## PIEZO_reality_and_damedame
module PIEZO_reality_and_damedame(RESETN,CLK_1MHZ,A,T,SONG );
Size in the first run: roughly 220 flip-flops, roughly 5 I/O pins, about 12000 sq um of cells after synthesis.
clock: 6.21 ns
lec_check: 0
cap_margin: 10
core_margin: 2
core_utilization: 72
cts_cluster_diameter: 82
cts_cluster_size: 32
setup_slack_margin: -0.57
slew_margin: 40
run.sh (not shown) runs the stock make flow with config.mk's settings and CLKGATE_MAP_FILE=.
Edit:
--- a/flow/config.mk
+++ b/flow/config.mk
@@ -10,5 +10,6 @@
 export CORE_UTILIZATION = 72
-export CTS_CLUSTER_DIAMETER = 82
-export CTS_CLUSTER_SIZE = 32
-export SETUP_SLACK_MARGIN = -0.57
-export SLEW_MARGIN = 40
+export CTS_CLUSTER_DIAMETER = 91
+export CTS_CLUSTER_SIZE = 25
+export PLACE_DENSITY = 0.95
+export SETUP_SLACK_MARGIN = -0.28
+export SLEW_MARGIN = 20
==> flow/constraint.sdc (replaced) <==
create_clock -name core_clock -period 2.98 [get_ports {CLK_1MHZ}]
set_input_delay 0.5960 -clock core_clock [delete_from_list [all_inputs] [get_ports {CLK_1MHZ}]]
set_output_delay 0.5960 -clock core_clock [all_outputs]
set_load 0.01 [all_outputs]
The new run reached the layout checks and failed them: setup timing.
Global-route usage is higher by 4.4 points.
Routed wire length is higher by 26%.
Synthesized area does not change.
Power is higher by 110%.
Clock-buffer cell count is higher by 6.
Via count is higher by 15%.
Utilization is higher by 7.0 points.
Edit:
==> flow/config.mk (replaced) <==
export PLATFORM = sky130hd
export DESIGN_NAME = PIEZO_reality_and_damedame
export DESIGN_NICKNAME = PIEZO_reality_and_damedame
export VERILOG_FILES = /design/flow/design.v
export SDC_FILE = /design/flow/constraint.sdc
export NUM_CORES = 4
export LEC_CHECK = 0
export CAP_MARGIN = 20
export CORE_MARGIN = 2
export CORE_UTILIZATION = 40
export SLEW_MARGIN = 20
==> flow/constraint.sdc (replaced) <==
create_clock -name core_clock -period 5.36 [get_ports {CLK_1MHZ}]
set_input_delay 1.0720 -clock core_clock [delete_from_list [all_inputs] [get_ports {CLK_1MHZ}]]
set_output_delay 1.0720 -clock core_clock [all_outputs]
set_load 0.01 [all_outputs]
Result: The changed run completed with no timing, DRC or antenna violations; final area shrinks by 2.9%; fmax shrinks by 13%; synthesized cell count does not change; routed wire length decreases by 20%; power fell by 29%; synthesized area is unchanged; final cell count came out higher by 4.8%; sequential cell count is unchanged; die size rises by 77%; worst hold slack improved by 340 ps.
Edit:
--- a/flow/config.mk
+++ b/flow/config.mk
@@ -7,5 +7,8 @@
 export LEC_CHECK = 0
-export CAP_MARGIN = 20
+export CAP_MARGIN = 10
 export CORE_MARGIN = 2
-export CORE_UTILIZATION = 40
+export CORE_UTILIZATION = 72
+export CTS_CLUSTER_SIZE = 32
+export MAX_ROUTING_LAYER = met4
+export SETUP_SLACK_MARGIN = 0.63
 export SLEW_MARGIN = 20
==> flow/constraint.sdc (replaced) <==
create_clock -name core_clock -period 6.46 [get_ports {CLK_1MHZ}]
set_input_delay 1.2920 -clock core_clock [delete_from_list [all_inputs] [get_ports {CLK_1MHZ}]]
set_output_delay 1.2920 -clock core_clock [all_outputs]
set_load 0.01 [all_outputs]
What happened:
- total power drops by 24%
- non-clock buffer count climbs by 1
- sequential cell count does not change
- worst setup slack gets better by 750 ps
- fmax falls by 8.0%
- clock skew decreases by 3.2 ps
- combinational power decreases by 16%
- hold slack loses 11 ps
- wire length goes up by 6.6%
Edit:
--- a/flow/config.mk
+++ b/flow/config.mk
@@ -10,5 +10,5 @@
 export CORE_UTILIZATION = 72
-export CTS_CLUSTER_SIZE = 32
-export MAX_ROUTING_LAYER = met4
-export SETUP_SLACK_MARGIN = 0.63
+export CTS_CLUSTER_DIAMETER = 91
+export CTS_CLUSTER_SIZE = 24
+export SETUP_SLACK_MARGIN = -0.28
 export SLEW_MARGIN = 20
==> flow/constraint.sdc (replaced) <==
create_clock -name core_clock -period 2.98 [get_ports {CLK_1MHZ}]
set_input_delay 0.5960 -clock core_clock [delete_from_list [all_inputs] [get_ports {CLK_1MHZ}]]
set_output_delay 0.5960 -clock core_clock [all_outputs]
set_load 0.01 [all_outputs]
Outcome: With this change the flow finished with setup timing left; final area grows by about 7%; cell count grows by about 7%; count of clock-buffer cells in the layout shrinks by 18; worst setup slack got worse by 2300 ps; wire length grows by about 12%; power grows by 87%; utilization grows by 5.5 points; area after synthesis stays the same; clock power grows by 51%.

---

Setup of job 3671:
PIEZO_reality_and_damedame again, from the RTL that the note above started with.
==> flow/design.v (excerpt) <==
module PIEZO_reality_and_damedame(RESETN,CLK_1MHZ,A,T,SONG );
clock: 10.0 ns
lec_check: 0
cap_margin: 20
core_margin: 2
core_utilization: 32
gpl_routability_driven: 0
hold_slack_margin: 0.19
place_density_lb_addon: 0.16
slew_margin: 5
## Diff of input files: job 5965 against job 3671
# job 3671
export LEC_CHECK = 0
export CAP_MARGIN = 20
export CORE_MARGIN = 2
export CORE_UTILIZATION = 32
export GPL_ROUTABILITY_DRIVEN = 0
export HOLD_SLACK_MARGIN = 0.19
export PLACE_DENSITY_LB_ADDON = 0.16
export SLEW_MARGIN = 5
create_clock -name core_clock -period 10.0 [get_ports {CLK_1MHZ}]
# job 5965
export LEC_CHECK = 0
export CAP_MARGIN = 20
export CORE_MARGIN = 2
export CORE_UTILIZATION = 66
export SLEW_MARGIN = 20
create_clock -name core_clock -period 7.87 [get_ports {CLK_1MHZ}]
- Against job 3671, aggregate routed wire length in job 5965 fell by a few percent.
- Job 5965 vs. job 3671: number of remaining DRC errors level, area fraction in xor and xnor cells level, number of global-route vias before repair moved up.
- Compare job 5965 and job 3671 | design area higher: job 3671
- In the tables for job 5965 and job 3671, clock power reads lower with job 3671.
- [job 5965] met2 capacity usage during global routing rose 22 points relative to job 3671
- Per the comparison of job 5965 with job 3671, non-clock buffer count moved down; clock power share lower.
Inputs modified between job 5965 and job 7082:
# job 5965
export LEC_CHECK = 0
export CAP_MARGIN = 20
export CORE_MARGIN = 2
export CORE_UTILIZATION = 66
export SLEW_MARGIN = 20
create_clock -name core_clock -period 7.87 [get_ports {CLK_1MHZ}]
# job 7082
export LEC_CHECK = 0
export CAP_MARGIN = 20
export CORE_MARGIN = 2
export CORE_UTILIZATION = 40
export SLEW_MARGIN = 20
create_clock -name core_clock -period 5.21 [get_ports {CLK_1MHZ}]
Notes after the runs:
Lower fraction of area in clock buffers and inverters goes to job 5965 over job 7082. Compared job 7082 against job 5965; number of global-route vias before repair within noise. Power after layout (job 7082 / job 5965): 1.6. Note that the non-filler instance count after layout recorded for job 5965 amounts to 0.902 times the value seen in job 7082. Compared with job 5965, job 7082 shows a higher period utilization. Changes observed in job 7082 relative to job 5965: final worst slack decreased 1.90 ns, worst path buffer plus inverter count decreased 2, weighted congestion at the end of routability-driven global placement decreased 0.037.
Input-level comparison between job 4037 and job 7082:
# job 7082
export LEC_CHECK = 0
export CAP_MARGIN = 20
export CORE_MARGIN = 2
export CORE_UTILIZATION = 40
export SLEW_MARGIN = 20
create_clock -name core_clock -period 5.21 [get_ports {CLK_1MHZ}]
# job 4037
export LEC_CHECK = 0
export CAP_MARGIN = 20
export CORE_MARGIN = 2
export CORE_UTILIZATION = 72
export CTS_CLUSTER_SIZE = 32
export SLEW_MARGIN = 20
create_clock -name core_clock -period 6.46 [get_ports {CLK_1MHZ}]
### Flow results
Job 4037 reports its highest-power group as sequential cells while job 7082 reports the clock network.
Clock tree skew after final layout of job 7082 is on par with job 4037.
Delta (job 4037 minus job 7082): number of placement rows has decreased, DRC marker count from the first detailed-route iteration fell by about 4%, worst setup slack went up 1.07 ns.
Job 4037 vs. job 7082: post-synthesis to final-layout area growth went down by 3.1 points.
Delta (job 4037 minus job 7082): power consumed by the clock network fell 29%, well-tap cell count fell 44%.
Cmp job 4037 vs job 7082: clock latency of the later-clocked register in the worst-skew pair lower in job 4037

---

Starting RTL as in the previous note.
Settings: LEC_CHECK=0, ABC_AREA=1, CAP_MARGIN=30, CORE_ASPECT_RATIO=1.24, CORE_MARGIN=2, CORE_UTILIZATION=44, CTS_CLUSTER_SIZE=31, HOLD_SLACK_MARGIN=-0.03, SLEW_MARGIN=15; clock period 8.73 ns.
Rerun with:
Settings changed: ABC_AREA 1 to not set, CAP_MARGIN 30 to 20, CORE_ASPECT_RATIO 1.24 to not set, CORE_UTILIZATION 44 to 72, CTS_CLUSTER_DIAMETER set to 91, CTS_CLUSTER_SIZE 31 to 24, HOLD_SLACK_MARGIN -0.03 to not set, SLEW_MARGIN 15 to 20.
Clock period 8.73 ns to 3.14 ns, I/O delays scaled along.
Effect: With this change the flow ran to the end with violations: setup timing. Setup slack loses 3800 ps. Core utilization came out higher by 39 points. Count of clock-buffer cells in the layout came out lower by 18. Cell area came out higher by a few percent.
Rerun with:
Settings changed: CORE_UTILIZATION 72 to 18, CTS_CLUSTER_DIAMETER 91 to not set, CTS_CLUSTER_SIZE 24 to not set.
Clock period 3.14 ns to 5.36 ns, I/O delays scaled along.
Outcome: Now the flow ran to the end with no violations. Total power came out lower by 30%. Utilization decreases by 68 points. Via count drops by 16%.
Rerun with:
Settings changed: CORE_UTILIZATION 18 to 70, CTS_CLUSTER_SIZE set to 24.
Clock period 5.36 ns to 4.15 ns, I/O delays scaled along.
The changed run completed with no timing, DRC or antenna violations.
Final area falls by 4.5%.
Hold slack loses 100 ps.
Maximum frequency went up by 7.8%.
Power came out higher by 36%.
Routed wire length goes up by 8.8%.
Die size shrinks by 74%.
Final cell count falls by 29%.
Global-route usage goes up by 24 points.
Area after synthesis is unchanged.
Register-to-register slack gets worse by 910 ps.
Combinational power went up by 40%.

---

P:
PIEZO_reality_and_damedame again, from the RTL that the note above started with.
export LEC_CHECK = 0
export ABC_AREA = 1
export CAP_MARGIN = 0
export CORE_ASPECT_RATIO = 0.63
export CORE_MARGIN = 3
export CORE_UTILIZATION = 19
export CTS_CLUSTER_DIAMETER = 27
export CTS_CLUSTER_SIZE = 52
export GPL_ROUTABILITY_DRIVEN = 0
export HOLD_SLACK_MARGIN = 0.19
export MAX_ROUTING_LAYER = met4
export PLACE_DENSITY_LB_ADDON = 0.05
export SLEW_MARGIN = 5
create_clock -name core_clock -period 3.59 [get_ports {CLK_1MHZ}]
diff inputs: P => Q
# P
export LEC_CHECK = 0
export ABC_AREA = 1
export CAP_MARGIN = 0
export CORE_ASPECT_RATIO = 0.63
export CORE_MARGIN = 3
export CORE_UTILIZATION = 19
export CTS_CLUSTER_DIAMETER = 27
export CTS_CLUSTER_SIZE = 52
export GPL_ROUTABILITY_DRIVEN = 0
export HOLD_SLACK_MARGIN = 0.19
export MAX_ROUTING_LAYER = met4
export PLACE_DENSITY_LB_ADDON = 0.05
export SLEW_MARGIN = 5
create_clock -name core_clock -period 3.59 [get_ports {CLK_1MHZ}]
# Q
export LEC_CHECK = 0
export CAP_MARGIN = 20
export CORE_MARGIN = 2
export CORE_UTILIZATION = 44
export CTS_CLUSTER_SIZE = 93
export SLEW_MARGIN = 20
create_clock -name core_clock -period 8.73 [get_ports {CLK_1MHZ}]
==> results <==
Between P and Q, the flow reports power decreasing by more than half.
Met3 track demand over resource in Q vs P: down 1.0 points
Measured against Q, the clock buffer count from CTS of P comes out at 2.8 times the reference value.
diff inputs: Q => R
# Q
export LEC_CHECK = 0
export CAP_MARGIN = 20
export CORE_MARGIN = 2
export CORE_UTILIZATION = 44
export CTS_CLUSTER_SIZE = 93
export SLEW_MARGIN = 20
create_clock -name core_clock -period 8.73 [get_ports {CLK_1MHZ}]
# R
export LEC_CHECK = 0
export CAP_MARGIN = 20
export CORE_MARGIN = 2
export CORE_UTILIZATION = 72
export PLACE_DENSITY = 0.67
export SLEW_MARGIN = 20
create_clock -name core_clock -period 10.0 [get_ports {CLK_1MHZ}]
--- outcome ---
- R did not stop at any stage, and its layout met the timing, DRC and antenna checks.
- Changes observed in R relative to Q: number of clock buffers in the layout decreased about 15%, combined area of the multi-input logic cells barely changed, total power saw a decrease, total power divided by cell area lost 17%.
- Cmp R and Q / final critical-path setup slack / higher: R
- From Q to R the numbers moved as follows: first-pass GRT wire length went up, count of final max-slew check failures neither gained nor lost much.
What S does differently from R at the input level:
# R
export LEC_CHECK = 0
export CAP_MARGIN = 20
export CORE_MARGIN = 2
export CORE_UTILIZATION = 72
export PLACE_DENSITY = 0.67
export SLEW_MARGIN = 20
create_clock -name core_clock -period 10.0 [get_ports {CLK_1MHZ}]
# S
export LEC_CHECK = 0
export CAP_MARGIN = 20
export CORE_MARGIN = 2
export CORE_UTILIZATION = 66
export CTS_CLUSTER_SIZE = 36
export SLEW_MARGIN = 20
create_clock -name core_clock -period 4.03 [get_ports {CLK_1MHZ}]
--- outcome ---
No run among R and S stopped early or left any final violation; all are clean.
S: total wire length is 1.4% lower than what R reported.
Sequential power up 150% in S wrt R
In the metrics for R and S, the one carrying the lower internal power component is R.
Number of instances in the synthesized netlist: S vs R identical

---

== try-yarrow ==
Starting RTL as in the previous note.
clock: 2.98 ns
lec_check: 0
cap_margin: 20
core_margin: 2
core_utilization: 72
cts_cluster_diameter: 95
cts_cluster_size: 21
hold_slack_margin: 0.3
place_density_lb_addon: 0.25
setup_slack_margin: -0.14
slew_margin: 20
No crash in try-yarrow: every stage finished, but the layout fails its final checks due to setup timing.
### try-yarrow -> try-xenon
# try-yarrow
export LEC_CHECK = 0
export CAP_MARGIN = 20
export CORE_MARGIN = 2
export CORE_UTILIZATION = 72
export CTS_CLUSTER_DIAMETER = 95
export CTS_CLUSTER_SIZE = 21
export HOLD_SLACK_MARGIN = 0.3
export PLACE_DENSITY_LB_ADDON = 0.25
export SETUP_SLACK_MARGIN = -0.14
export SLEW_MARGIN = 20
create_clock -name core_clock -period 2.98 [get_ports {CLK_1MHZ}]
# try-xenon
export LEC_CHECK = 0
export CAP_MARGIN = 15
export CORE_MARGIN = 2
export CORE_UTILIZATION = 72
export CTS_CLUSTER_DIAMETER = 91
export CTS_CLUSTER_SIZE = 13
export PLACE_DENSITY_LB_ADDON = 0.14
export SETUP_SLACK_MARGIN = 0.74
export SLEW_MARGIN = 20
create_clock -name core_clock -period 2.98 [get_ports {CLK_1MHZ}]
==> results <==
- clock tree synthesis (4_1_cts): try-xenon exited with error
- Going from try-yarrow to try-xenon, the post-place instance area was found to have gone up by 250 µm².
- Between try-yarrow and try-xenon, worst slack at placement is lower for try-yarrow, try-xenon comes in above that.
- Going from try-yarrow to try-xenon, vertical extent of the die neither gained nor lost much; floorplan core density level; final weighted congestion in routability-driven placement now sits lower; chip area in the Yosys report held.
- Per the comparison of try-xenon with try-yarrow, die area about even, number of placed instances, taps included ~0 delta, HPWL reported at the end of detailed placement held.
For try-quartz, these inputs were changed with respect to try-xenon:
# try-xenon
export LEC_CHECK = 0
export CAP_MARGIN = 15
export CORE_MARGIN = 2
export CORE_UTILIZATION = 72
export CTS_CLUSTER_DIAMETER = 91
export CTS_CLUSTER_SIZE = 13
export PLACE_DENSITY_LB_ADDON = 0.14
export SETUP_SLACK_MARGIN = 0.74
export SLEW_MARGIN = 20
create_clock -name core_clock -period 2.98 [get_ports {CLK_1MHZ}]
# try-quartz
export LEC_CHECK = 0
export CAP_MARGIN = 15
export CORE_MARGIN = 2
export CORE_UTILIZATION = 72
export CTS_CLUSTER_DIAMETER = 91
export CTS_CLUSTER_SIZE = 13
export GPL_ROUTABILITY_DRIVEN = 0
export PLACE_DENSITY_LB_ADDON = 0.14
export SLEW_MARGIN = 20
create_clock -name core_clock -period 3.02 [get_ports {CLK_1MHZ}]
Findings:
- Worst-case setup slack after placement (higher): try-xenon
- try-xenon -> try-quartz: area after detailed placement decreased by a few percent
- Looking at try-xenon and try-quartz, the x dimension of the die is a wash.
- Changes observed in try-quartz relative to try-xenon: HPWL after detailed placement moved down; fraction of synthesis flops using an asynchronous set or reset pin flat; mean instance size in the synthesized netlist ~0 delta; number of placed instances with taps included -10.
- try-quartz: flow complete, layout not clean; failing: setup timing
- Floorplan row count came out exactly the same in try-xenon and try-quartz.
- Diff try-xenon..try-quartz | instance count of the mapped netlist | unchanged
- As far as die size goes, try-quartz and try-xenon are indistinguishable; the numbers are identical.
No activity file was given, so power comes from the tool's default toggle rates.
